[flow/config.mk]
export PLATFORM = sky130hd
export DESIGN_NAME = sig_altmult_add
export DESIGN_NICKNAME = sig_altmult_add
export VERILOG_FILES = /design/flow/design.v
export SDC_FILE = /design/flow/constraint.sdc
export NUM_CORES = 4
export LEC_CHECK = 0
export CAP_MARGIN = 20
export CORE_MARGIN = 2
export CORE_UTILIZATION = 72
export CTS_CLUSTER_SIZE = 57
export MAX_ROUTING_LAYER = met4
export PLACE_DENSITY_LB_ADDON = 0.0
export SLEW_MARGIN = 20
[flow/constraint.sdc]
create_clock -name core_clock -period 6.65 [get_ports {clock}]
set_input_delay 1.3300 -clock core_clock [delete_from_list [all_inputs] [get_ports {clock}]]
set_output_delay 1.3300 -clock core_clock [all_outputs]
set_load 0.01 [all_outputs]
[flow/design.v]
module sig_altmult_add
(
	input signed [15:0] dataa, datab, datac, datad,
	input 		clock, aclr,
	output reg 	[32:0] result
);
	reg signed	[15:0] dataa_reg, datab_reg, datac_reg, datad_reg;
	reg signed	[31:0] mult0_result, mult1_result;
	always @ (posedge clock or posedge aclr) begin
    	if (aclr) begin
			dataa_reg <= {16{1'b0}};
			datab_reg <= {16{1'b0}};
			datac_reg <= {16{1'b0}};
			datad_reg <= {16{1'b0}};
			mult0_result <= {32{1'b0}};
			mult1_result <= {32{1'b0}};
			result <= {33{1'b0}};
		end
		else begin
			dataa_reg <= dataa;
			datab_reg <= datab;
			datac_reg <= datac;
			datad_reg <= datad;
			mult0_result <= dataa_reg * datab_reg;
			mult1_result <= datac_reg * datad_reg;
			result <= mult0_result + mult1_result;
		end
	end
endmodule
[flow/run.sh]
#!/bin/bash
# the make line also repeats each setting of config.mk as NAME=value (left out here)
make -C /OpenROAD-flow-scripts/flow DESIGN_CONFIG=/design/flow/config.mk WORK_HOME=/design/flow/orfs CLKGATE_MAP_FILE= finish
==> deck_impl_summary.md, run 1 <==
Key Metrics from the Run

Status
  • Outcome: timing/DRC/antenna clean

Logic synthesis
  • Sequential share of the synthesized area: 0.158
  • Synth async-reset ratio: 1.00
  • Synth unique cells: about 71
  • Netlist area before placement: approximately 26000 sq um
  • Post-synth EDFFs: 0
  • Top post-synthesis cells by count: inv_1 (617), fa_1 (525), nand2_1 (275)
  • Cells after Synth: 2596
  • Post-synth top area cell: fa_1
  • Top area cell types: fa_1 (41%), dfrtp_1 (16%), ha_1 (9.6%)
  • Top-area cell share: 0.412
  • Net count after synthesis: between 3000 and 4000
  • Dominant Register Cell: dfrtp_1
  • Yosys warning tally: 1
  • XORs/XNORs by Area: 0.0305
  • Avg Cell Area, Syn: about 10 sq um
  • FA/HA/MAJ Cells, Area Fraction: 0.508
  • Synth flops: 161
  • Comb area leader: adder cells
  • AO/OA Area Share: 0.0637
  • # Cells Yosys: approximately 2600
  • Count leader, synth: inv_1
  • Mux share of post-synthesis cell area: 0.00196
  • Yosys simple share: 0.136
  • Yosys stat area: around 26000 sq um

Global route
  • Total GRT Usage: 0.352
  • Vias in the first global route: 20500
  • Total grt overflow: 0
  • Initial antenna violation count: 0
  • Global-route wire length before repair: roughly 97000 um
  • Largest net degree at the start of global routing: around 86

Timing
  • Final tally of setup violations: 0
  • Max-slew violations: 0
  • Relative max-transition margin: 0.462
  • Crit path time final: between 6 and 7 ns
  • Post-route setup slack: 0.193 ns
  • Fin crit share: 0.971
  • Clock Skew: ~0.012 ns
  • Worst-Margin Slew: around 0.8 ns
  • Max Clk Rate: between 0.15 and 0.2 GHz
  • Endpoints failing hold: 0

Route
  • Detailed Route WL: around 58000 um
  • ANT nets after route: 0
  • Vias: between 15000 and 20000
  • Starting DRC count in detailed routing: ~1100
  • Drt first pass iters: 6
  • Vias per cell: approximately 5.8
  • DRC Markers: 0
  • Number of diodes: 0
  • Routed wire length per instance: 18.3 um

Final layout
  • Fill count: about 2200
  • Nets: about 3500
  • Multi-input gate area: roughly 19000 sq um
  • Area added between synthesis and finish: 8.65%
  • Seq. cell area: just over 4000 sq um

Min path
  • Min-Delay Path Depth: 1
  • Min-delay src: mult0_result[0]
  • Hold Path Sink: result[0]
  • Worst Hold Class: flip-flop to flip-flop

Setup path
  • Startpoint Class: flip-flop
  • FF-to-FF setup slack: approximately 0.19 ns
  • Crit path max-delay cell type: o41ai_2
  • Crit path to: mult1_result[30]
  • Worst path most repeated cell: fa_1
  • CP Cell Sequence: buf_4 -> and2_1 -> fa_1 -> inv_1 -> fa_1 -> inv_1 -> fa_1 -> fa_1 -> fa_1 -> inv_1 -> fa_1 -> inv_1 -> ha_1 -> o21ai_0 -> nand2b_1 -> a31oi_1 -> a211oi_1 -> o41ai_2 -> nand4_1 -> o211ai_1
  • Delay of the slowest critical-path stage: 0.59 ns
  • R2r endpoint: mult1_result[30]
  • Setup crit end kind: flip-flop
  • RR Startpoint: datac_reg[5]
  • Crit path max-delay family: adder cells
  • Required @ worst endpoint: 7.03 ns
  • Worst path bufs/invs: 5
  • Worst path arrival time: between 6 and 7 ns
  • Crit. Startpoint: datac_reg[5]
  • Levels on crit path: 20
  • Reg2Reg Depth: 20
  • Critical path class: flip-flop to flip-flop
  • CP Max Fanout: 9

Placement
  • I/O Buffers: between 90 and 100
  • Gpl congestion: ~0.92
  • Pre-CTS setup slack: roughly 0.013 ns
  • HPWL after DPL: 46200 um

Run
  • Max_cap viols: 0
  • Tool Warnings: 26

Floorplanning
  • Die y size: roughly 190 um
  • DIE WIDTH: a little under 200 um
  • Core area: 34700 sq um
  • Fp util: 0.735
  • Rows: between 60 and 70
  • Die footprint: between 30000 and 40000 sq um
  • # IOs: 99

Clocking
  • Root buffer cell: clkbuf_16
  • Worst skew pair latency: 0.47 ns
  • Clk pin slew, worst setup/hold paths: approximately 0.070 ns
  • CTS sink cnt: approximately 160
  • Hold Buf Count CTS: 0
  • CTS Buffer Depth: 2
  • Htree depth: 4
  • CTS tree: yes
  • Total CTS buffers: 17
[area by class of cell]
class / count / area share
multi-input cells: 1742 / 0.682
flip-flops and latches: 161 / 0.146
inverters: 617 / 0.0837
repair buffers: 143 / 0.0475
well taps: 455 / 0.0205
clock buffers: 20 / 0.0161
clock inverters: 12 / 0.00438
[layer usage]
layer	global-route usage	vias to the layer above	wire length, um
li1	-	7940	-
met5	-	-	0
met4	0.147	0	2110
met1	0.438	9338	22400
met3	0.0536	196	3930
met2	0.581	745	29300
[what timing repair did]
action / CTS / global route
setup buffers: 0 / 6
setup endpoints to repair: 1 / 9
gates resized: 1 / 21
pin swaps: 0 / 1
[stage by stage]
step	hold slack [ns]	instance area (sq um)	cells	util	setup TNS, ns
finish	0.499	27700	3150	0.799	0
global route	0.536	27700	3150	0.799	-0.0215
CTS	0.503	27600	3144	0.796	0
detailed placement	0.489	27100	3112	0.780	0
global placement	0.478	27100	3112	0.780	0
floorplan	0.443	25500	2596	-	0
==> inputs of run 2 (changes only) <==
ABC_AREA = 1   (was unset)
CORE_UTILIZATION = 68   (was 72)
CTS_CLUSTER_SIZE = 98   (was 57)
MAX_ROUTING_LAYER = unset   (was met4)
PLACE_DENSITY_LB_ADDON = unset   (was 0.0)
clock period = 7.29 ns   (was 6.65 ns; I/O delays follow)
==> deck_impl_summary.md, run 2 <==
Key Metrics from the Run

Status
  • Outcome: timing/DRC/antenna clean

Timing
  • Endpoints failing hold: 0 (unchanged)
  • Clock Skew: 0.0215 ns (+0.00899 ns)
  • Final tally of setup violations: 0 (unchanged)
  • Fin crit share: 0.831 (-0.140)
  • Max-slew violations: 0 (unchanged)
  • Setup_tns: 0 ns (unchanged)
  • Relative max-transition margin: 0.447 (-0.0152)
  • Max Clk Rate: 0.165 GHz (+6.5%)
  • Crit path time final: 6.06 ns (-0.396 ns)
  • RSZ-0062 raised after global routing: false
  • Worst-Margin Slew: 0.830 ns (+0.0228 ns)

Placement
  • I/O Buffers: 98 (unchanged)
  • Inst Count DP: 4120 (+32%)
  • HPWL after DPL: 58600 um (+27%)
  • Gpl congestion: 0.946 (+2.4%)

Floorplanning
  • Die footprint: 43000 sq um (+16%)
  • Fp util: 0.689 (-0.0462)
  • Die y size: 207 um (+7.9%)
  • Rows: 74 (+8.8%)
  • # IOs: 99 (unchanged)
  • DIE WIDTH: 207 um (+7.9%)
  • Core area: 40800 sq um (+18%)

Setup path
  • Required @ worst endpoint: 7.67 ns (+0.64 ns)
  • Crit path max-delay cell type: dfrtp_1
  • FF-to-FF setup slack: 1.23 ns (+1.04 ns)
  • CP Cell Sequence: nand2_1 -> fa_1 -> inv_1 -> fa_1 -> fa_1 -> inv_1 -> fa_1 -> inv_1 -> fa_1 -> fa_1 -> ha_1 -> nand2_1 -> nor2_1 -> nand2_1 -> nor3_1 -> nand2_1 -> inv_1 -> nor2_1 -> nand2_1 -> nand2_1
  • Crit path to: mult1_result[31]
  • Worst path bufs/invs: 4 (-1)
  • Startpoint Class: flip-flop
  • RR Startpoint: datad_reg[4]
  • R2r endpoint: mult1_result[31]
  • Critical path class: flip-flop to flip-flop
  • Reg2Reg Depth: 20 (unchanged)
  • CP Max Fanout: 16 (+7)
  • Crit path max-delay family: adder cells
  • Worst path arrival time: 6.44 ns (-0.39 ns)
  • Setup crit end kind: flip-flop
  • Levels on crit path: 20 (unchanged)
  • Delay of the slowest critical-path stage: 0.78 ns (+0.19 ns)
  • Crit. Startpoint: datad_reg[4]

Logic synthesis
  • Avg Cell Area, Syn: 7.82 sq um (-20%)
  • AO/OA Area Share: 0.0239 (-0.0398)
  • Top area cell types: fa_1 (37%), dfrtp_1 (14%), inv_1 (14%)
  • Comb area leader: adder cells
  • Synth async-reset ratio: 1.00 (unchanged)
  • Yosys warning tally: 1 (unchanged)
  • Synth unique cells: 31 (-56%)
  • Top post-synthesis cells by count: inv_1 (1070), nand2_1 (1013), fa_1 (525)
  • Synth flops: 161 (unchanged)
  • Dominant Register Cell: dfrtp_1
  • Netlist area before placement: 28100 sq um (+10%)
  • # Cells Yosys: 3599 (+39%)
  • Yosys stat area: 28100 sq um (+10%)
  • Sequential share of the synthesized area: 0.143 (-0.0147)
  • Net count after synthesis: 4386 (+30%)
  • Cells after Synth: 3599 (+39%)
  • FA/HA/MAJ Cells, Area Fraction: 0.461 (-0.0471)
  • Top-area cell share: 0.374 (-0.0382)
  • Count leader, synth: inv_1
  • Post-synth top area cell: fa_1
  • Mux share of post-synthesis cell area: 0 (-0.00196)
  • XORs/XNORs by Area: 0.0168 (-0.0137)
  • Post-synth EDFFs: 0 (unchanged)
  • Yosys simple share: 0.196 (+0.0602)

Route
  • Starting DRC count in detailed routing: 2299 (+110%)
  • DRC Markers: 0 (unchanged)
  • Drt first pass iters: 5 (-1)
  • Vias per cell: 5.39 (-6.9%)
  • ANT nets after route: 0 (unchanged)
  • Detailed Route WL: 69800 um (+21%)
  • Vias: 22400 (+23%)
  • Routed wire length per instance: 16.8 um (-8.3%)

Min path
  • Hold Path Sink: result[0]
  • Min-delay src: mult1_result[0]
  • Min-Delay Path Depth: 1 (unchanged)
  • Worst Hold Class: flip-flop to flip-flop

Global route
  • Largest net degree at the start of global routing: 78 (-9.3%)
  • Met3 Usage GRT: 0.0684 (+0.0147)
  • Most Crowded Layer GR: met2
  • Initial antenna violation count: 0 (unchanged)
  • Global-route wire length before repair: 118000 um (+21%)
  • Vias in the first global route: 23800 (+16%)
  • Met2 Use GR: 0.548 (-0.0330)
  • GR Util met1: 0.476 (+0.0373)
  • Total grt overflow: 0 (unchanged)
  • Total GRT Usage: 0.345 (-0.00639)

Final layout
  • Nets: 4394 (+27%)
  • Area added between synthesis and finish: 6.73%
  • Non-filler cells, final: 4153 (+32%)

Run
  • Tool Warnings: 29 (+12%)
  • Max_cap viols: 0 (unchanged)

Clocking
  • CTS tree: yes
  • Worst skew pair latency: 0.50 ns (+0.03 ns)
  • CTS sink cnt: 161 (unchanged)
  • Htree depth: 4 (unchanged)
  • CTS Buffer Depth: 2 (unchanged)
  • CTS resizes: 0 (-1)
  • Clk pin slew, worst setup/hold paths: 0.08 ns (about the same)
  • Root buffer cell: clkbuf_16
  • Total CTS buffers: 17 (unchanged)
  • Post-CTS Setup Repair Bufs: 0 (unchanged)
  • Hold Buf Count CTS: 0 (unchanged)
## run 2: metrics by stage
step,util,hold slack [ns],area [sq um],setup WS [ns]
CTS,0.735,0.494,30000,1.26
global placement,0.720,0.473,29400,1.38
global route,0.735,0.503,30000,0.863
floorplan,-,0.443,28100,1.48
finish,0.735,0.483,30000,1.23
detailed placement,0.720,0.476,29400,1.31
## run 2: layer usage
layer	wire (um)	part of all wire
met5	0	0
met4	2240	0.032
met3	6460	0.093
met1	28400	0.41
met2	32700	0.47
## run 2: area by class of cell
class / instances / area, sq um
Inverter: 1081 / 4060
Clock inverter: 15 / 204
Clock buffer: 17 / 425
Multi-Input combinational cell: 2243 / 19600
Timing Repair Buffer: 103 / 1020
Fill cell: 3062 / 10800
Tap cell: 532 / 666
Antenna cell: 1 / 2.50
Sequential cell: 161 / 4030
==> inputs of run 3 (changes only) <==
CORE_UTILIZATION = 64   (was 68)
CTS_CLUSTER_DIAMETER = 371   (was unset)
TNS_END_PERCENT = 5   (was unset)
clock period = 4.0 ns   (was 7.29 ns; I/O delays follow)
==> deck_impl_summary.md, run 3 <==
Key Metrics from the Run

Placement
  • Placed inst area: 32900 sq um (+12%)
  • Inst Count DP: 4481 (+8.8%)
  • I/O Buffers: 98 (unchanged)
  • HPWL after DPL: 64000 um (+9.3%)
  • Pre-CTS setup slack: -1.45 ns (-2.76 ns)
  • Gpl congestion: 0.975 (+3.1%)

Global route
  • Vias in the first global route: 25700 (+7.9%)
  • Total grt overflow: 0 (unchanged)
  • Total GRT Usage: 0.363 (+0.0181)
  • Initial antenna violation count: 2 (+2)
  • Largest net degree at the start of global routing: 42 (-46%)
  • Global-route wire length before repair: 127000 um (+8.1%)

Setup path
  • Required @ worst endpoint: 4.40 ns (-3.27 ns)
  • CP Cell Sequence: buf_12 -> nand2_2 -> inv_2 -> fa_2 -> fa_2 -> buf_6 -> fa_1 -> fa_2 -> fa_1 -> inv_1 -> fa_1 -> inv_1 -> ha_4 -> nand2_1 -> inv_1 -> nand2_2 -> nor3_2 -> and2_1 -> nand2_1 -> nand3_1 -> nand2_1
  • Crit path to: mult0_result[30]
  • Worst path arrival time: 5.75 ns (-0.69 ns)
  • Setup crit end kind: flip-flop
  • RR Startpoint: dataa_reg[15]
  • Levels on crit path: 21 (+5.0%)
  • Crit path max-delay cell type: fa_2
  • Startpoint Class: flip-flop
  • Delay of the slowest critical-path stage: 0.62 ns (-0.16 ns)
  • Critical path class: flip-flop to flip-flop
  • Crit path max-delay family: adder cells
  • R2r endpoint: mult0_result[30]
  • Reg2Reg Depth: 21 (+5.0%)
  • CP Max Fanout: 8 (-8)
  • Worst path bufs/invs: 6 (+2)
  • Crit. Startpoint: dataa_reg[15]
  • FF-to-FF setup slack: -1.36 ns (-2.59 ns)

Logic synthesis
  • Yosys simple share: 0.196 (unchanged)
  • Net count after synthesis: 4386 (unchanged)
  • Top-area cell share: 0.374 (unchanged)
  • Yosys stat area: 28100 sq um (unchanged)
  • Post-synth EDFFs: 0 (unchanged)
  • Sequential share of the synthesized area: 0.143 (unchanged)
  • Yosys warning tally: 1 (unchanged)
  • Synth unique cells: 31 (unchanged)
  • Netlist area before placement: 28100 sq um (unchanged)
  • # Cells Yosys: 3599 (unchanged)
  • Dominant Register Cell: dfrtp_1
  • Post-synth top area cell: fa_1
  • Top area cell types: fa_1 (37%), dfrtp_1 (14%), inv_1 (14%)
  • Synth async-reset ratio: 1.00 (unchanged)
  • Mux share of post-synthesis cell area: 0 (unchanged)
  • FA/HA/MAJ Cells, Area Fraction: 0.461 (unchanged)
  • Top post-synthesis cells by count: inv_1 (1070), nand2_1 (1013), fa_1 (525)
  • Comb area leader: adder cells
  • Cells after Synth: 3599 (unchanged)
  • Count leader, synth: inv_1
  • Synth flops: 161 (unchanged)
  • Avg Cell Area, Syn: 7.82 sq um (unchanged)
  • AO/OA Area Share: 0.0239 (unchanged)
  • XORs/XNORs by Area: 0.0168 (unchanged)

Clocking
  • CTS sink cnt: 161 (unchanged)
  • Total CTS buffers: 17 (unchanged)
  • Root buffer cell: clkbuf_16
  • Worst skew pair latency: 0.52 ns (+0.02 ns)
  • Hold Buf Count CTS: 0 (unchanged)
  • CTS tree: yes
  • CTS Buffer Depth: 2 (unchanged)
  • Clk pin slew, worst setup/hold paths: 0.07 ns (about the same)
  • Htree depth: 4 (unchanged)

Timing
  • Setup_tns: -55.49 ns (-55.49 ns)
  • Worst-Margin Slew: 0.410 ns (-0.420 ns)
  • Fin crit share: 1.34 (+0.508)
  • Max Clk Rate: 0.187 GHz (+13%)
  • Final tally of setup violations: 51 (+51)
  • Post-route setup slack: -1.36 ns (-2.59 ns)
  • Endpoints failing hold: 0 (unchanged)
  • Max-slew violations: 0 (unchanged)
  • RSZ-0062 raised after global routing: true
  • Relative max-transition margin: 0.727 (+0.280)
  • Crit path time final: 5.36 ns (-0.701 ns)
  • Clock Skew: 0.0221 ns (+0.000684 ns)

Floorplanning
  • Fp util: 0.650 (-0.0388)
  • Die y size: 214 um (+3.0%)
  • DIE WIDTH: 214 um (+3.0%)
  • Die footprint: 45700 sq um (+6.1%)
  • Core area: 43300 sq um (+6.0%)
  • Rows: 76 (+2.7%)
  • # IOs: 99 (unchanged)

Final layout
  • Area added between synthesis and finish: 22.9%
  • Multi-input gate area: 21000 sq um (+7.0%)
  • Seq. cell area: 4060 sq um (+0.75%)
  • Nets: 4731 (+7.7%)
  • Non-filler cells, final: 4543 (+9.4%)
  • Fill count: 2881 (-5.9%)
  • Design area: 34600 sq um (+15%)

Route
  • ANT nets after route: 0 (unchanged)
  • Vias per cell: 5.24 (-2.8%)
  • Vias: 23800 (+6.4%)
  • Detailed Route WL: 79000 um (+13%)
  • DRC Markers: 0 (unchanged)
  • Routed wire length per instance: 17.4 um (+3.4%)
  • Drt first pass iters: 7 (+2)
  • Starting DRC count in detailed routing: 1954 (-15%)

Status
  • SO Viols: setup timing
  • Outcome: complete, but fails checks

Min path
  • Worst Hold Class: flip-flop to flip-flop
  • Hold Path Sink: result[0]
  • Min-delay src: mult0_result[0]
  • Min-Delay Path Depth: 1 (unchanged)

Run
  • Max_cap viols: 0 (unchanged)
  • Tool Warnings: 31 (+6.9%)
run 3: metrics by stage:
stage / hold WS (ns) / util
after floorplan: 0.443 / -
after global placement: 0.460 / 0.761
after detailed placement: 0.471 / 0.761
after CTS: 0.500 / 0.787
after global routing: 0.521 / 0.799
final: 0.499 / 0.799
run 3: layout make-up:
cell class / count / area share
multi-input cells: 2243 / 0.607
repair buffers: 440 / 0.120
inverters: 1081 / 0.118
flip-flops and latches: 161 / 0.117
well taps: 585 / 0.0212
clock buffers: 18 / 0.0124
clock inverters: 14 / 0.00405
diodes: 1 / 0.0000724
run 3: routing by layer:
layer | track usage | part of all wire | vias up
met2 | 0.631 | 0.51 | 952
li1 | - | - | 10900
met3 | 0.0586 | 0.065 | 236
met5 | 0 | 0.00016 | -
met1 | 0.456 | 0.39 | 11700
met4 | 0.146 | 0.037 | 2
run 3: repair_timing:
action,in CTS,in global routing
gates resized,109,93
setup endpoints to repair,52,52
pin swaps,35,50
setup buffers,7,21
==> inputs of run 4 (changes only) <==
ABC_AREA = unset   (was 1)
CAP_MARGIN = 10   (was 20)
CELL_PAD_IN_SITES_DETAIL_PLACEMENT = 0   (was unset)
CORE_ASPECT_RATIO = 1.39   (was unset)
CORE_UTILIZATION = 72   (was 64)
CTS_CLUSTER_DIAMETER = 312   (was 371)
CTS_CLUSTER_SIZE = 35   (was 98)
GPL_ROUTABILITY_DRIVEN = 1   (was unset)
HOLD_SLACK_MARGIN = -0.05   (was unset)
MAX_ROUTING_LAYER = met5   (was unset)
MIN_ROUTING_LAYER = met1   (was unset)
PLACE_DENSITY = 0.35   (was unset)
SETUP_SLACK_MARGIN = 0.93   (was unset)
TNS_END_PERCENT = 55   (was 5)
clock period = 6.23 ns   (was 4.0 ns; I/O delays follow)
==> deck_impl_summary.md, run 4 <==
Key Metrics from the Run

Placement
  • HPWL after DPL: 48300 um (-25%)
  • I/O Buffers: 98 (unchanged)
  • Inst Count DP: 3163 (-29%)
  • Gpl congestion: 0.927 (-5.0%)

Setup path
  • Critical path class: flip-flop to flip-flop
  • Worst path arrival time: 6.36 ns (+0.61 ns)
  • FF-to-FF setup slack: 0.20 ns (+1.56 ns)
  • Delay of the slowest critical-path stage: 0.53 ns (-0.09 ns)
  • R2r endpoint: mult0_result[23]
  • CP Max Fanout: 4 (-4)
  • Worst path bufs/invs: 6 (unchanged)
  • RR Startpoint: dataa_reg[9]
  • Crit path max-delay cell type: fa_1
  • Crit. Startpoint: dataa_reg[9]
  • Crit path max-delay family: adder cells
  • Crit path to: mult0_result[23]
  • Required @ worst endpoint: 6.56 ns (+2.16 ns)
  • Worst path most repeated cell: fa_1
  • Startpoint Class: flip-flop
  • Levels on crit path: 22 (+4.8%)
  • CP Cell Sequence: buf_4 -> and2_4 -> fa_1 -> inv_2 -> fa_1 -> fa_1 -> inv_2 -> fa_1 -> fa_1 -> inv_1 -> fa_1 -> inv_2 -> ha_4 -> a21o_1 -> a21o_1 -> a221o_1 -> a21oi_4 -> buf_6 -> a21boi_4 -> o21ai_2 -> mux2i_1 -> nand2_1
  • Setup crit end kind: flip-flop
  • Reg2Reg Depth: 22 (+4.8%)

Status
  • Outcome: timing/DRC/antenna clean

Logic synthesis
  • Comb area leader: adder cells
  • Dominant Register Cell: dfrtp_1
  • Synth async-reset ratio: 1.00 (unchanged)
  • Sequential share of the synthesized area: 0.158 (+0.0147)
  • Top-area cell share: 0.412 (+0.0382)
  • Cells after Synth: 2596 (-28%)
  • Post-synth EDFFs: 0 (unchanged)
  • # Cells Yosys: 2596 (-28%)
  • Avg Cell Area, Syn: 9.83 sq um (+26%)
  • Top post-synthesis cells by count: inv_1 (617), fa_1 (525), nand2_1 (275)
  • Post-synth top area cell: fa_1
  • Net count after synthesis: 3383 (-23%)
  • Netlist area before placement: 25500 sq um (-9.3%)
  • Synth unique cells: 71 (+130%)
  • FA/HA/MAJ Cells, Area Fraction: 0.508 (+0.0471)
  • Mux share of post-synthesis cell area: 0.00196 (+0.00196)
  • Top area cell types: fa_1 (41%), dfrtp_1 (16%), ha_1 (9.6%)
  • Yosys simple share: 0.136 (-0.0602)
  • Yosys stat area: 25500 sq um (-9.3%)
  • XORs/XNORs by Area: 0.0305 (+0.0137)
  • AO/OA Area Share: 0.0637 (+0.0398)
  • Synth flops: 161 (unchanged)
  • Yosys warning tally: 1 (unchanged)
  • Count leader, synth: inv_1

Min path
  • Min-Delay Path Depth: 1 (unchanged)
  • Worst Hold Class: flip-flop to flip-flop
  • Hold Path Sink: result[0]
  • Min-delay src: mult1_result[0]

Final layout
  • Non-filler cells, final: 3289 (-28%)
  • Area added between synthesis and finish: 17.4%
  • Fill count: 1804 (-37%)
  • Nets: 3607 (-24%)

Clocking
  • CTS Buffer Depth: 2 (unchanged)
  • Root buffer cell: clkbuf_16
  • Worst skew pair latency: 0.47 ns (-0.05 ns)
  • CTS tree: yes
  • Clk pin slew, worst setup/hold paths: 0.08 ns (about the same)
  • Total CTS buffers: 17 (unchanged)
  • CTS sink cnt: 161 (unchanged)
  • Htree depth: 4 (unchanged)

Global route
  • Vias in the first global route: 21200 (-17%)
  • Global-route wire length before repair: 103000 um (-19%)
  • Total grt overflow: 0 (unchanged)
  • Total GRT Usage: 0.361 (-0.00209)
  • Largest net degree at the start of global routing: 133 (+220%)
  • Initial antenna violation count: 0 (-2)

Timing
  • Fin crit share: 0.968 (-0.372)
  • Hold WS: 0.489 ns (-0.0108 ns)
  • Endpoints failing hold: 0 (unchanged)
  • Worst-Margin Slew: 0.845 ns (+0.436 ns)
  • Crit path time final: 6.03 ns (+0.670 ns)
  • Relative max-transition margin: 0.435 (-0.292)
  • Clock Skew: 0.0165 ns (-0.00563 ns)
  • RSZ-0062 raised after global routing: true
  • Max-slew violations: 0 (unchanged)
  • Final tally of setup violations: 0 (-100%)
  • Max Clk Rate: 0.166 GHz (-11%)

Floorplanning
  • DIE WIDTH: 164 um (-23%)
  • Fp util: 0.728 (+0.0776)
  • Core area: 35100 sq um (-19%)
  • # IOs: 99 (unchanged)
  • Die y size: 226 um (+5.8%)
  • Rows: 81 (+6.6%)
  • Die footprint: 37000 sq um (-19%)

Route
  • Routed wire length per instance: 19.7 um (+13%)
  • DRC Markers: 0 (unchanged)
  • Drt first pass iters: 7 (unchanged)
  • Number of diodes: 0 (-1)
  • Starting DRC count in detailed routing: 1225 (-37%)
  • Vias per cell: 5.77 (+10%)
  • ANT nets after route: 0 (unchanged)
  • Vias: 19000 (-20%)
  • Detailed Route WL: 64800 um (-18%)

Run
  • Tool Warnings: 33 (+6.5%)
  • Max_cap viols: 0 (unchanged)
[run 4: repair_timing]
item,in CTS,in global routing
gates cloned,0,0
buffers inserted,62,32
pin swaps,64,83
endpoints found under the setup margin,38,39
gates resized,120,98
hold buffers,0,0
[run 4: per-stage QoR]
| stage | cell area, sq um | setup slack [ns] | util | TNS [ns] |
|---|---|---|---|---|
| final | 30000 | 0.200 | 0.854 | 0 |
| after global routing | 30000 | 0.0171 | 0.854 | 0 |
| after CTS | 29300 | 0.304 | 0.836 | 0 |
| after detailed placement | 27800 | -0.000995 | 0.791 | -0.000995 |
| after global placement | 27800 | 0.151 | 0.791 | 0 |
| after floorplan | 26000 | 0.334 | - | 0 |
[run 4: layout make-up]
| type | instances | area, sq um | area share |
|---|---|---|---|
| multi-input combinational | 1742 | 19800 | 0.659 |
| sequential | 161 | 4090 | 0.137 |
| timing repair buffer | 281 | 2610 | 0.0871 |
| inverter | 617 | 2320 | 0.0775 |
| tap | 456 | 571 | 0.0190 |
| clock buffer | 18 | 439 | 0.0147 |
| clock inverter | 14 | 168 | 0.00560 |
[run 4: layer usage]
| metal | up-vias | wire, um | GRT usage | share of wire |
|---|---|---|---|---|
| met4 | 0 | 4030 | 0.201 | 0.062 |
| met5 | - | 0 | 0 | 0 |
| met1 | 9640 | 22300 | 0.396 | 0.34 |
| met2 | 791 | 35200 | 0.659 | 0.54 |
| met3 | 315 | 3290 | 0.0610 | 0.051 |
| li1 | 8223 | - | - | - |
==> inputs of run 5 (changes only) <==
CAP_MARGIN = 20   (was 10)
CELL_PAD_IN_SITES_DETAIL_PLACEMENT = unset   (was 0)
CELL_PAD_IN_SITES_GLOBAL_PLACEMENT = 3   (was unset)
CORE_ASPECT_RATIO = unset   (was 1.39)
CORE_UTILIZATION = 65   (was 72)
CTS_CLUSTER_DIAMETER = unset   (was 312)
CTS_CLUSTER_SIZE = unset   (was 35)
GPL_ROUTABILITY_DRIVEN = unset   (was 1)
GPL_TIMING_DRIVEN = 1   (was unset)
HOLD_SLACK_MARGIN = 0.17   (was -0.05)
MAX_ROUTING_LAYER = unset   (was met5)
PLACE_DENSITY = unset   (was 0.35)
PLACE_DENSITY_LB_ADDON = 0.28   (was unset)
SETUP_SLACK_MARGIN = 0.34   (was 0.93)
TNS_END_PERCENT = 45   (was 55)
clock period = 11.5 ns   (was 6.23 ns; I/O delays follow)
==> deck_impl_summary.md, run 5 <==
Flow Results at a Glance

Logic synthesis
  • Mux share of post-synthesis cell area: 0.00196 (unchanged)
  • Dominant Register Cell: dfrtp_1
  • Cells after Synth: 2596 (unchanged)
  • Sequential share of the synthesized area: 0.158 (unchanged)
  • Synth unique cells: 71 (unchanged)
  • Yosys simple share: 0.136 (unchanged)
  • Top area cell types: fa_1 (41%), dfrtp_1 (16%), ha_1 (9.6%)
  • Yosys stat area: 25500 sq um (unchanged)
  • Top post-synthesis cells by count: inv_1 (617), fa_1 (525), nand2_1 (275)
  • Net count after synthesis: 3383 (unchanged)
  • Synth flops: 161 (unchanged)
  • Synth async-reset ratio: 1.00 (unchanged)
  • FA/HA/MAJ Cells, Area Fraction: 0.508 (unchanged)
  • Post-synth EDFFs: 0 (unchanged)
  • Comb area leader: adder cells
  • XORs/XNORs by Area: 0.0305 (unchanged)
  • AO/OA Area Share: 0.0637 (unchanged)
  • # Cells Yosys: 2596 (unchanged)
  • Avg Cell Area, Syn: 9.83 sq um (unchanged)
  • Count leader, synth: inv_1
  • Post-synth top area cell: fa_1
  • Netlist area before placement: 25500 sq um (unchanged)
  • Yosys warning tally: 1 (unchanged)
  • Top-area cell share: 0.412 (unchanged)

Floorplanning
  • Die footprint: 40900 sq um (+10%)
  • Die y size: 202 um (-11%)
  • DIE WIDTH: 202 um (+23%)
  • Core area: 38700 sq um (+10%)
  • Rows: 72 (-11%)
  • Fp util: 0.659 (-0.0690)

Status
  • Stopped at: global placement without I/O (3_1_place_gp_skip_io)
  • Tool error: [ERROR FLW-0024] Place density exceeds 1.0 (current PLACE_DENSITY_LB_ADDON =  0.28). Please check if the value of  PLACE_DENSITY_LB_ADDON is between 0 and 0.99.
  • Outcome: stopped before the end
==> inputs of run 6 (changes only) <==
ABC_AREA = 0   (was unset)
CELL_PAD_IN_SITES_GLOBAL_PLACEMENT = unset   (was 3)
CORE_UTILIZATION = 72   (was 65)
CTS_CLUSTER_DIAMETER = 364   (was unset)
CTS_CLUSTER_SIZE = 79   (was unset)
GPL_TIMING_DRIVEN = unset   (was 1)
HOLD_SLACK_MARGIN = unset   (was 0.17)
MAX_ROUTING_LAYER = met4   (was unset)
MIN_ROUTING_LAYER = unset   (was met1)
PLACE_DENSITY_LB_ADDON = 0.01   (was 0.28)
SETUP_SLACK_MARGIN = 1.57   (was 0.34)
TNS_END_PERCENT = 40   (was 45)
clock period = 5.48 ns   (was 11.5 ns; I/O delays follow)
==> deck_impl_summary.md, run 6 <==
Key Metrics from the Run

Final layout
  • Fin util: 0.914
  • Nets: 3792
  • Seq. cell area: around 4100 sq um
  • Fill count: 1282
  • Multi-input gate area: 20100 sq um
  • Area added between synthesis and finish: 24.4%
  • Non-filler cells, final: 3478

Global route
  • Global-route wire length before repair: roughly 120000 um
  • Largest net degree at the start of global routing: 122
  • Initial antenna violation count: 6
  • Total grt overflow: 0
  • Vias in the first global route: approximately 24000
  • Total GRT Usage: 0.456

Setup path
  • Critical path class: flip-flop to flip-flop
  • Crit path max-delay cell type: fa_2
  • Worst path bufs/invs: 5
  • Startpoint Class: flip-flop
  • Delay of the slowest critical-path stage: ~0.75 ns
  • Setup crit end kind: flip-flop
  • CP Max Fanout: 7
  • Required @ worst endpoint: 5.84 ns
  • Crit path max-delay family: adder cells
  • RR Startpoint: datac_reg[12]
  • FF-to-FF setup slack: -1.01 ns
  • CP Cell Sequence: buf_4 -> and2_1 -> fa_1 -> fa_2 -> fa_2 -> fa_1 -> fa_1 -> fa_1 -> ha_4 -> o21a_1 -> o211ai_1 -> buf_4 -> buf_4 -> buf_4 -> o221ai_2 -> o41ai_2 -> buf_4 -> nand4_1 -> o211ai_1
  • Reg2Reg Depth: 19
  • Crit path to: mult1_result[30]
  • Worst path arrival time: ~6.9 ns
  • Levels on crit path: 19
  • Crit. Startpoint: datac_reg[12]
  • Worst path most repeated cell: buf_4
  • R2r endpoint: mult1_result[30]

Timing
  • Worst-Margin Slew: about 0.83 ns
  • Max-slew violations: 0
  • Post-route setup slack: -1.01 ns
  • Clock Skew: approximately 0.016 ns
  • Setup_tns: -19.01 ns
  • Fin crit share: 1.18
  • Final tally of setup violations: 40
  • RSZ-0062 raised after global routing: true
  • Relative max-transition margin: 0.445
  • Max Clk Rate: approximately 0.15 GHz
  • Hold WS: 0.490 ns
  • Crit path time final: between 6 and 7 ns
  • Endpoints failing hold: 0

Logic synthesis
  • Post-synth EDFFs: 0 (unchanged)
  • Yosys warning tally: 1 (unchanged)
  • Top post-synthesis cells by count: inv_1 (617), fa_1 (525), nand2_1 (275)
  • Yosys simple share: 0.136 (unchanged)
  • Synth async-reset ratio: 1.00 (unchanged)
  • AO/OA Area Share: 0.0637 (unchanged)
  • Synth flops: 161 (unchanged)
  • XORs/XNORs by Area: 0.0305 (unchanged)
  • Netlist area before placement: 25500 sq um (unchanged)
  • Yosys stat area: 25500 sq um (unchanged)
  • Top area cell types: fa_1 (41%), dfrtp_1 (16%), ha_1 (9.6%)
  • Count leader, synth: inv_1
  • Sequential share of the synthesized area: 0.158 (unchanged)
  • FA/HA/MAJ Cells, Area Fraction: 0.508 (unchanged)
  • Net count after synthesis: 3383 (unchanged)
  • Comb area leader: adder cells
  • Post-synth top area cell: fa_1
  • Avg Cell Area, Syn: 9.83 sq um (unchanged)
  • Mux share of post-synthesis cell area: 0.00196 (unchanged)
  • Top-area cell share: 0.412 (unchanged)
  • Synth unique cells: 71 (unchanged)
  • Dominant Register Cell: dfrtp_1
  • Cells after Synth: 2596 (unchanged)
  • # Cells Yosys: 2596 (unchanged)

Run
  • Tool Warnings: 32
  • Max_cap viols: 0

Min path
  • Hold Path Sink: result[0]
  • Min-delay src: mult0_result[0]
  • Worst Hold Class: flip-flop to flip-flop
  • Min-Delay Path Depth: 1

Floorplanning
  • # IOs: roughly 99
  • Rows: 68 (-5.6%)
  • Die y size: 192 um (-4.9%)
  • Die footprint: 37000 sq um (-9.5%)
  • DIE WIDTH: 192 um (-4.9%)
  • Fp util: 0.735 (+0.0764)
  • Core area: 34700 sq um (-10%)

Placement
  • Gpl congestion: around 0.9
  • I/O Buffers: roughly 98
  • Pre-CTS setup slack: -0.708 ns
  • HPWL after DPL: around 52000 um
  • Inst Count DP: roughly 3400

Route
  • Routed wire length per instance: between 20 and 30 um
  • DRC Markers: 0
  • Vias per cell: ~6.4
  • Starting DRC count in detailed routing: 2689
  • Vias: between 20000 and 25000
  • Drt first pass iters: 12
  • Detailed Route WL: roughly 90000 um
  • ANT nets after route: 0

Clocking
  • Clk pin slew, worst setup/hold paths: 0.07 ns
  • Worst skew pair latency: about 0.48 ns
  • Root buffer cell: clkbuf_16
  • Total CTS buffers: 17
  • CTS tree: yes
  • Htree depth: 4
  • CTS sink cnt: about 160
  • Hold Buf Count CTS: 0
  • CTS Buffer Depth: 2

Status
  • SO Viols: setup timing
  • Outcome: complete, but fails checks
[run 6: through the flow]
step | cell area, sq um
5_1_grt | 31700
4_1_cts | 31000
2_1_floorplan | 26000
3_3_place_gp | 29400
3_5_place_dp | 29400
6_report | 31700
[run 6: layer usage]
| layer | GRT usage | share of wire | wire [um] | vias up |
|---|---|---|---|---|
| li1 | - | - | - | 8603 |
| met4 | 0.259 | 0.093 | 8420 | 0 |
| met3 | 0.106 | 0.13 | 11800 | 816 |
| met2 | 0.742 | 0.47 | 42000 | 2039 |
| met5 | - | 0 | 0 | - |
| met1 | 0.523 | 0.31 | 27900 | 10900 |
[run 6: final cells by class]
| type | instances | share of cell area |
|---|---|---|
| Multi-Input combinational cell | 1742 | 0.632 |
| Timing Repair Buffer | 466 | 0.129 |
| Sequential cell | 161 | 0.129 |
| Inverter | 617 | 0.0731 |
| Tap cell | 455 | 0.0179 |
| Clock buffer | 20 | 0.0138 |
| Clock inverter | 12 | 0.00465 |
| Antenna cell | 5 | 0.000394 |
[run 6: repair_timing]
item | in CTS | in global routing
pin swaps | 90 | 108
endpoints found under the hold margin | 0 | 0
gates cloned | 1 | 0
buffers inserted | 41 | 29
gates resized | 192 | 140
setup endpoints to repair | 51 | 52
==> inputs of run 7 (changes only) <==
CAP_MARGIN = 40   (was 20)
CELL_PAD_IN_SITES_DETAIL_PLACEMENT = 0   (was unset)
CORE_ASPECT_RATIO = 1.02   (was unset)
CORE_MARGIN = 3   (was 2)
CORE_UTILIZATION = 40   (was 72)
CTS_CLUSTER_DIAMETER = unset   (was 364)
CTS_CLUSTER_SIZE = 21   (was 79)
GPL_TIMING_DRIVEN = 0   (was unset)
MAX_ROUTING_LAYER = unset   (was met4)
PLACE_DENSITY_LB_ADDON = unset   (was 0.01)
SETUP_SLACK_MARGIN = unset   (was 1.57)
SLEW_MARGIN = 35   (was 20)
TNS_END_PERCENT = 45   (was 40)
clock period = 7.0 ns   (was 5.48 ns; I/O delays follow)
==> deck_impl_summary.md, run 7 <==
Key Metrics from the Run

Logic synthesis
  • Top area cell types: fa_1 (41%), dfrtp_1 (16%), ha_1 (9.6%)
  • Dominant Register Cell: dfrtp_1
  • Netlist area before placement: 25500 sq um (unchanged)
  • Synth unique cells: 71 (unchanged)
  • Comb area leader: adder cells
  • Mux share of post-synthesis cell area: 0.00196 (unchanged)
  • Post-synth EDFFs: 0 (unchanged)
  • XORs/XNORs by Area: 0.0305 (unchanged)
  • # Cells Yosys: 2596 (unchanged)
  • Sequential share of the synthesized area: 0.158 (unchanged)
  • Top post-synthesis cells by count: inv_1 (617), fa_1 (525), nand2_1 (275)
  • Yosys simple share: 0.136 (unchanged)
  • Cells after Synth: 2596 (unchanged)
  • AO/OA Area Share: 0.0637 (unchanged)
  • Top-area cell share: 0.412 (unchanged)
  • Net count after synthesis: 3383 (unchanged)
  • FA/HA/MAJ Cells, Area Fraction: 0.508 (unchanged)
  • Yosys warning tally: 1 (unchanged)
  • Count leader, synth: inv_1
  • Synth flops: 161 (unchanged)
  • Synth async-reset ratio: 1.00 (unchanged)
  • Avg Cell Area, Syn: 9.83 sq um (unchanged)
  • Post-synth top area cell: fa_1
  • Yosys stat area: 25500 sq um (unchanged)

Route
  • ANT nets after route: 0 (unchanged)
  • Detailed Route WL: 61600 um (-32%)
  • Routed wire length per instance: 17.2 um (-34%)
  • Starting DRC count in detailed routing: 902 (-66%)
  • Vias per cell: 4.97 (-23%)
  • Drt first pass iters: 5 (-7)
  • Vias: 17800 (-21%)
  • DRC Markers: 0 (unchanged)

Final layout
  • Area added between synthesis and finish: 10.9%
  • Non-filler cells, final: 3576 (+2.8%)
  • Nets: 3503 (-7.6%)
  • Design area: 28300 sq um (-11%)
  • Fin util: 0.453 (-0.461)

Status
  • Outcome: timing/DRC/antenna clean

Timing
  • Max-slew violations: 0 (unchanged)
  • Crit path time final: 6.70 ns (+0.207 ns)
  • Setup_tns: 0 ns (+19.01 ns)
  • RSZ-0062 raised after global routing: false
  • Relative max-transition margin: 0.524 (+0.0788)
  • Final tally of setup violations: 0 (-100%)
  • Post-route setup slack: 0.304 ns (+1.31 ns)
  • Hold WS: 0.495 ns (+0.00448 ns)
  • Worst-Margin Slew: 0.714 ns (-0.118 ns)
  • Clock Skew: 0.0115 ns (-0.00439 ns)
  • Max Clk Rate: 0.149 GHz (-3.1%)
  • Endpoints failing hold: 0 (unchanged)
  • Fin crit share: 0.957 (-0.228)

Global route
  • Vias in the first global route: 19400 (-18%)
  • Initial antenna violation count: 0 (-6)
  • Global-route wire length before repair: 102000 um (-17%)
  • Largest net degree at the start of global routing: 78 (-36%)
  • Total GRT Usage: 0.197 (-0.259)
  • Total grt overflow: 0 (unchanged)

Floorplanning
  • Rows: 92 (+35%)
  • Fp util: 0.408 (-0.327)
  • DIE WIDTH: 256 um (+33%)
  • Core area: 62500 sq um (+80%)
  • Die y size: 261 um (+36%)
  • Die footprint: 66900 sq um (+81%)
  • # IOs: 99 (unchanged)

Min path
  • Hold Path Sink: result[0]
  • Min-delay src: mult0_result[0]
  • Min-Delay Path Depth: 1 (unchanged)
  • Worst Hold Class: flip-flop to flip-flop

Placement
  • Gpl congestion: 0.927 (+2.4%)
  • I/O Buffers: 98 (unchanged)
  • Placed inst area: 27600 sq um (-6.0%)
  • Inst Count DP: 3542 (+5.1%)
  • HPWL after DPL: 52000 um (-0.31%)
  • Pre-CTS setup slack: -0.299 ns (+0.409 ns)

Clocking
  • CTS sink cnt: 161 (unchanged)
  • CTS Buffer Depth: 2 (unchanged)
  • Htree depth: 4 (unchanged)
  • Root buffer cell: clkbuf_16
  • CTS tree: yes
  • Total CTS buffers: 17 (unchanged)
  • Worst skew pair latency: 0.49 ns (about the same)
  • Clk pin slew, worst setup/hold paths: 0.08 ns (about the same)

Setup path
  • Crit path to: mult1_result[30]
  • Worst path bufs/invs: 4 (-1)
  • FF-to-FF setup slack: 0.30 ns (+1.31 ns)
  • Crit. Startpoint: datac_reg[1]
  • Setup crit end kind: flip-flop
  • RR Startpoint: datac_reg[1]
  • Crit path max-delay family: adder cells
  • Startpoint Class: flip-flop
  • Crit path max-delay cell type: a211oi_1
  • Worst path most repeated cell: fa_1
  • Worst path arrival time: 7.04 ns (+0.19 ns)
  • Levels on crit path: 19 (unchanged)
  • CP Max Fanout: 10 (+3)
  • CP Cell Sequence: clkbuf_1 -> nand2_1 -> fa_1 -> fa_1 -> inv_1 -> fa_1 -> fa_1 -> fa_1 -> inv_1 -> fa_1 -> inv_1 -> ha_1 -> nand2_1 -> nor3_1 -> nand3_1 -> a211oi_1 -> o41ai_2 -> nand4_1 -> o211ai_1
  • Critical path class: flip-flop to flip-flop
  • R2r endpoint: mult1_result[30]
  • Required @ worst endpoint: 7.34 ns (+1.50 ns)
  • Delay of the slowest critical-path stage: 0.68 ns (-0.07 ns)
  • Reg2Reg Depth: 19 (unchanged)

Run
  • Max_cap viols: 0 (unchanged)
  • Tool Warnings: 27 (-16%)
-- run 7: layout make-up --
class | instances | area (sq um)
Antenna cell | 1 | 2.50
Buffer | 76 | 353
Clock buffer | 17 | 425
Clock inverter | 15 | 148
Fill cell | 6018 | 34200
Inverter | 617 | 2320
Multi-Input combinational cell | 1742 | 18900
Sequential cell | 161 | 4030
Tap cell | 846 | 1060
Timing Repair Buffer | 101 | 1040
-- run 7: per-layer routing --
layer / track usage / part of all wire / up-vias
met3: 0.0308 / 0.051 / 80
met1: 0.265 / 0.43 / 9275
met4: 0.0622 / 0.023 / 0
met5: 0 / 0 / -
li1: - / - / 8015
met2: 0.330 / 0.49 / 392
-- run 7: what timing repair did --
item | CTS | global route
endpoints found under the hold margin | 0 | 0
pin swaps | 0 | 1
hold buffers | 0 | 0
gates resized | 12 | 80
setup endpoints to repair | 5 | 17
buffers inserted | 0 | 1
==> inputs of run 8 (changes only) <==
ABC_AREA = 1   (was 0)
CAP_MARGIN = 20   (was 40)
CELL_PAD_IN_SITES_DETAIL_PLACEMENT = unset   (was 0)
CORE_ASPECT_RATIO = unset   (was 1.02)
CORE_MARGIN = 2   (was 3)
CORE_UTILIZATION = 68   (was 40)
CTS_CLUSTER_SIZE = unset   (was 21)
GPL_TIMING_DRIVEN = unset   (was 0)
SLEW_MARGIN = 20   (was 35)
TNS_END_PERCENT = unset   (was 45)
clock period = 10.2 ns   (was 7.0 ns; I/O delays follow)
==> deck_impl_summary.md, run 8 <==
Key Metrics from the Run

Clocking
  • Post-CTS Setup Repair Bufs: 0 (unchanged)
  • Htree depth: 4 (unchanged)
  • CTS Buffer Depth: 2 (unchanged)
  • Root buffer cell: clkbuf_16
  • CTS tree: yes
  • CTS resizes: 0 (-12)
  • CTS sink cnt: 161 (unchanged)
  • Total CTS buffers: 17 (unchanged)
  • Hold Buf Count CTS: 0 (unchanged)
  • Worst skew pair latency: 0.51 ns (+0.02 ns)
  • Clk pin slew, worst setup/hold paths: 0.08 ns (about the same)

Final layout
  • Nets: 4393 (+25%)
  • Area added between synthesis and finish: 6.70%
  • Fill count: 3060 (-49%)

Logic synthesis
  • FA/HA/MAJ Cells, Area Fraction: 0.461 (-0.0471)
  • Dominant Register Cell: dfrtp_1
  • AO/OA Area Share: 0.0239 (-0.0398)
  • Mux share of post-synthesis cell area: 0 (-0.00196)
  • Cells after Synth: 3599 (+39%)
  • Net count after synthesis: 4386 (+30%)
  • Synth async-reset ratio: 1.00 (unchanged)
  • Yosys simple share: 0.196 (+0.0602)
  • Post-synth top area cell: fa_1
  • Yosys warning tally: 1 (unchanged)
  • Avg Cell Area, Syn: 7.82 sq um (-20%)
  • Synth unique cells: 31 (-56%)
  • XORs/XNORs by Area: 0.0168 (-0.0137)
  • Synth flops: 161 (unchanged)
  • # Cells Yosys: 3599 (+39%)
  • Sequential share of the synthesized area: 0.143 (-0.0147)
  • Netlist area before placement: 28100 sq um (+10%)
  • Yosys stat area: 28100 sq um (+10%)
  • Comb area leader: adder cells
  • Top post-synthesis cells by count: inv_1 (1070), nand2_1 (1013), fa_1 (525)
  • Top area cell types: fa_1 (37%), dfrtp_1 (14%), inv_1 (14%)
  • Post-synth EDFFs: 0 (unchanged)
  • Count leader, synth: inv_1
  • Top-area cell share: 0.374 (-0.0382)

Floorplanning
  • Fp util: 0.689 (+0.281)
  • Rows: 74 (-20%)
  • # IOs: 99 (unchanged)
  • Die footprint: 43000 sq um (-36%)
  • Core area: 40800 sq um (-35%)
  • DIE WIDTH: 207 um (-19%)
  • Die y size: 207 um (-21%)

Setup path
  • CP Max Fanout: 16 (+6)
  • FF-to-FF setup slack: 3.96 ns (+3.65 ns)
  • RR Startpoint: datad_reg[1]
  • Worst path most repeated cell: fa_1
  • R2r endpoint: mult1_result[23]
  • Startpoint Class: flip-flop
  • Worst path bufs/invs: 4 (unchanged)
  • Required @ worst endpoint: 10.61 ns (+3.27 ns)
  • Reg2Reg Depth: 18 (-1)
  • Worst path arrival time: 6.65 ns (-0.39 ns)
  • Levels on crit path: 18 (-1)
  • Crit path max-delay family: adder cells
  • Crit path max-delay cell type: fa_1
  • CP Cell Sequence: nand2_1 -> inv_1 -> fa_1 -> fa_1 -> fa_1 -> fa_1 -> fa_1 -> inv_1 -> fa_1 -> inv_1 -> ha_1 -> nand2_2 -> nor2_1 -> inv_1 -> nor2_2 -> nand4_1 -> nand3b_1 -> xor2_1
  • Setup crit end kind: flip-flop
  • Crit path to: mult1_result[23]
  • Critical path class: flip-flop to flip-flop
  • Delay of the slowest critical-path stage: 0.90 ns (+0.22 ns)
  • Crit. Startpoint: datad_reg[1]

Min path
  • Min-delay src: mult1_result[0]
  • Worst Hold Class: flip-flop to flip-flop
  • Min-Delay Path Depth: 1 (unchanged)
  • Hold Path Sink: result[0]

Route
  • Drt first pass iters: 7 (+2)
  • Vias: 22300 (+26%)
  • Number of diodes: 0 (-1)
  • Detailed Route WL: 69600 um (+13%)
  • DRC Markers: 0 (unchanged)
  • Starting DRC count in detailed routing: 1898 (+110%)
  • Vias per cell: 5.38 (+8.4%)
  • ANT nets after route: 0 (unchanged)
  • Routed wire length per instance: 16.8 um (-2.7%)

Placement
  • I/O Buffers: 98 (unchanged)
  • Pre-CTS setup slack: 4.04 ns (+4.34 ns)
  • HPWL after DPL: 58500 um (+12%)
  • Gpl congestion: 0.952 (+2.6%)

Timing
  • Relative max-transition margin: 0.378 (-0.146)
  • Max Clk Rate: 0.160 GHz (+7.3%)
  • Worst-Margin Slew: 0.933 ns (+0.219 ns)
  • Hold WS: 0.484 ns (-0.0113 ns)
  • Clock Skew: 0.0201 ns (+0.00861 ns)
  • Endpoints failing hold: 0 (unchanged)
  • Setup_tns: 0 ns (unchanged)
  • Post-route setup slack: 3.96 ns (+3.65 ns)
  • RSZ-0062 raised after global routing: false
  • Final tally of setup violations: 0 (unchanged)
  • Max-slew violations: 0 (unchanged)
  • Crit path time final: 6.24 ns (-0.453 ns)
  • Fin crit share: 0.612 (-0.344)

Global route
  • Largest net degree at the start of global routing: 84 (+7.7%)
  • Total grt overflow: 0 (unchanged)
  • Total GRT Usage: 0.347 (+0.150)
  • Initial antenna violation count: 0 (unchanged)
  • Global-route wire length before repair: 118000 um (+16%)
  • Vias in the first global route: 24000 (+24%)

Status
  • Outcome: timing/DRC/antenna clean

Run
  • Tool Warnings: 28 (+3.7%)
  • Max_cap viols: 0 (unchanged)
==> run 8: final cells by class <==
type,count,area [sq um],share of cell area
Clock inverter,15,206,0.00688
Sequential cell,161,4030,0.134
Multi-Input combinational cell,2243,19600,0.654
Inverter,1081,4060,0.135
Clock buffer,17,425,0.0142
Timing Repair Buffer,102,1010,0.0337
Tap cell,532,666,0.0222
==> run 8: metrics by stage <==
stage	area (sq um)	std cells	util
final	30000	4151	0.735
after global routing	30000	4151	0.735
after CTS	30000	4151	0.735
after detailed placement	29400	4119	0.720
after global placement	29400	4119	0.720
after floorplan	28100	3599	-
==> run 8: routing by layer <==
metal / share of wire / routed length [um] / track usage / vias to the layer above
met3: 0.095 / 6620 / 0.0714 / 173
met4: 0.029 / 2030 / 0.119 / 0
met2: 0.47 / 32700 / 0.554 / 1014
met1: 0.41 / 28200 / 0.480 / 11000
li1: - / - / - / 10200
met5: 0 / 0 / 0 / -
==> inputs of run 9 (changes only) <==
ABC_AREA = unset   (was 1)
CORE_UTILIZATION = 57   (was 68)
CTS_CLUSTER_DIAMETER = 29   (was unset)
CTS_CLUSTER_SIZE = 42   (was unset)
SETUP_SLACK_MARGIN = 0.81   (was unset)
clock period = 3.18 ns   (was 10.2 ns; I/O delays follow)
==> deck_impl_summary.md, run 9 <==
Key Metrics from the Run

Status
  • Outcome: complete, but fails checks
  • SO Viols: setup timing

Timing
  • Clock Skew: 0.0125 ns (-0.00760 ns)
  • Crit path time final: 5.92 ns (-0.319 ns)
  • Max-slew violations: 0 (unchanged)
  • Fin crit share: 1.86 (+1.25)
  • Worst-Margin Slew: 1.00 ns (+0.0687 ns)
  • Max Clk Rate: 0.169 GHz (+5.4%)
  • Endpoints failing hold: 0 (unchanged)
  • Post-route setup slack: -2.74 ns (-6.70 ns)
  • RSZ-0062 raised after global routing: true
  • Relative max-transition margin: 0.332 (-0.0458)
  • Setup_tns: -116.93 ns (-116.93 ns)
  • Final tally of setup violations: 54 (+54)

Final layout
  • Fin util: 0.757 (+0.0217)
  • Area added between synthesis and finish: 31.1%
  • Fill count: 3075 (+0.49%)
  • Nets: 3868 (-12%)

Logic synthesis
  • Dominant Register Cell: dfrtp_1
  • Sequential share of the synthesized area: 0.158 (+0.0147)
  • Count leader, synth: inv_1
  • Synth async-reset ratio: 1.00 (unchanged)
  • Cells after Synth: 2596 (-28%)
  • Top-area cell share: 0.412 (+0.0382)
  • Synth flops: 161 (unchanged)
  • AO/OA Area Share: 0.0637 (+0.0398)
  • Top post-synthesis cells by count: inv_1 (617), fa_1 (525), nand2_1 (275)
  • Yosys warning tally: 1 (unchanged)
  • XORs/XNORs by Area: 0.0305 (+0.0137)
  • Netlist area before placement: 25500 sq um (-9.3%)
  • Post-synth EDFFs: 0 (unchanged)
  • Post-synth top area cell: fa_1
  • Comb area leader: adder cells
  • Net count after synthesis: 3383 (-23%)
  • FA/HA/MAJ Cells, Area Fraction: 0.508 (+0.0471)
  • Top area cell types: fa_1 (41%), dfrtp_1 (16%), ha_1 (9.6%)
  • # Cells Yosys: 2596 (-28%)
  • Synth unique cells: 71 (+130%)
  • Yosys stat area: 25500 sq um (-9.3%)
  • Yosys simple share: 0.136 (-0.0602)
  • Mux share of post-synthesis cell area: 0.00196 (+0.00196)
  • Avg Cell Area, Syn: 9.83 sq um (+26%)

Floorplanning
  • # IOs: 99 (unchanged)
  • Fp util: 0.577 (-0.112)
  • Core area: 44200 sq um (+8.3%)
  • DIE WIDTH: 216 um (+4.0%)
  • Die y size: 216 um (+4.0%)
  • Rows: 77 (+4.1%)
  • Die footprint: 46500 sq um (+8.1%)

Placement
  • Gpl congestion: 0.873 (-8.3%)
  • I/O Buffers: 98 (unchanged)
  • HPWL after DPL: 50300 um (-14%)
  • Pre-CTS setup slack: -2.93 ns (-6.97 ns)

Global route
  • Total grt overflow: 0 (unchanged)
  • Total GRT Usage: 0.286 (-0.0619)
  • Global-route wire length before repair: 105000 um (-11%)
  • Largest net degree at the start of global routing: 39 (-54%)
  • Initial antenna violation count: 0 (unchanged)
  • Vias in the first global route: 21400 (-11%)

Clocking
  • CTS sink cnt: 161 (unchanged)
  • Htree depth: 4 (unchanged)
  • Total CTS buffers: 17 (unchanged)
  • CTS tree: yes
  • Hold Buf Count CTS: 0 (unchanged)
  • Clk pin slew, worst setup/hold paths: 0.08 ns (about the same)
  • Worst skew pair latency: 0.49 ns (-0.02 ns)
  • CTS Buffer Depth: 2 (unchanged)
  • Root buffer cell: clkbuf_16

Route
  • Vias per cell: 5.22 (-2.9%)
  • Starting DRC count in detailed routing: 953 (-50%)
  • Metal3 WL: 2630 um (-60%)
  • Met2 WL: 31400 um (-4.0%)
  • ANT nets after route: 0 (unchanged)
  • Drt first pass iters: 5 (-2)
  • Wl on met1: 27400 um (-2.8%)
  • Detailed Route WL: 62500 um (-10%)
  • Number of diodes: 0 (unchanged)
  • Routed wire length per instance: 17.0 um (+1.2%)
  • Highest Signal Layer: met4
  • DRC Markers: 0 (unchanged)
  • Vias: 19300 (-14%)

Setup path
  • FF-to-FF setup slack: -2.74 ns (-6.70 ns)
  • Crit path max-delay family: adder cells
  • Worst path most repeated cell: buf_6
  • Crit path to: mult1_result[27]
  • RR Startpoint: datad_reg[1]
  • CP Max Fanout: 6 (-10)
  • Worst path arrival time: 6.33 ns (-0.32 ns)
  • Levels on crit path: 23 (+5)
  • Reg2Reg Depth: 23 (+5)
  • Critical path class: flip-flop to flip-flop
  • CP Cell Sequence: buf_6 -> nand2_4 -> inv_4 -> fa_2 -> fa_2 -> fa_1 -> fa_1 -> fa_1 -> inv_1 -> fa_1 -> inv_2 -> ha_4 -> o21a_1 -> o211ai_1 -> o221a_4 -> o221ai_4 -> buf_6 -> buf_6 -> buf_6 -> buf_6 -> buf_6 -> a21oi_4 -> xnor2_1
  • Crit path max-delay cell type: fa_2
  • R2r endpoint: mult1_result[27]
  • Startpoint Class: flip-flop
  • Crit. Startpoint: datad_reg[1]
  • Setup crit end kind: flip-flop
  • Required @ worst endpoint: 3.59 ns (-7.02 ns)
  • Worst path bufs/invs: 9 (+5)
  • Delay of the slowest critical-path stage: 0.64 ns (-0.26 ns)

Min path
  • Worst Hold Class: flip-flop to flip-flop
  • Min-delay src: mult0_result[0]
  • Min-Delay Path Depth: 1 (unchanged)
  • Hold Path Sink: result[0]

Run
  • Tool Warnings: 31 (+11%)
  • Max_cap viols: 0 (unchanged)
==> run 9: per-layer routing <==
layer  vias up  GRT usage
li1       8749          -
met1     10000      0.404
met2       413      0.476
met3        68     0.0355
met4         0     0.0632
met5         -          0
==> run 9: stage by stage <==
stage | hold WS [ns] | instance area [sq um] | instances
CTS | 0.522 | 32400 | 3647
floorplan | 0.443 | 26600 | 2596
detailed placement | 0.478 | 30500 | 3569
global placement | 0.472 | 30500 | 3569
global route | 0.557 | 33500 | 3686
finish | 0.538 | 33500 | 3686
==> run 9: area by class of cell <==
| cell class | instances | area (sq um) | share of cell area |
|---|---|---|---|
| tap | 592 | 741 | 0.0221 |
| inverter | 617 | 2320 | 0.0694 |
| clock buffer | 19 | 453 | 0.0135 |
| multi-input combinational | 1742 | 20900 | 0.625 |
| clock inverter | 13 | 138 | 0.00411 |
| sequential | 161 | 4080 | 0.122 |
| timing repair buffer | 542 | 4820 | 0.144 |
==> run 9: what timing repair did <==
action	4_1_cts	5_1_grt
resized	230	157
setup endpoints to repair	73	72
setup buffers	46	39
pin swaps	135	105
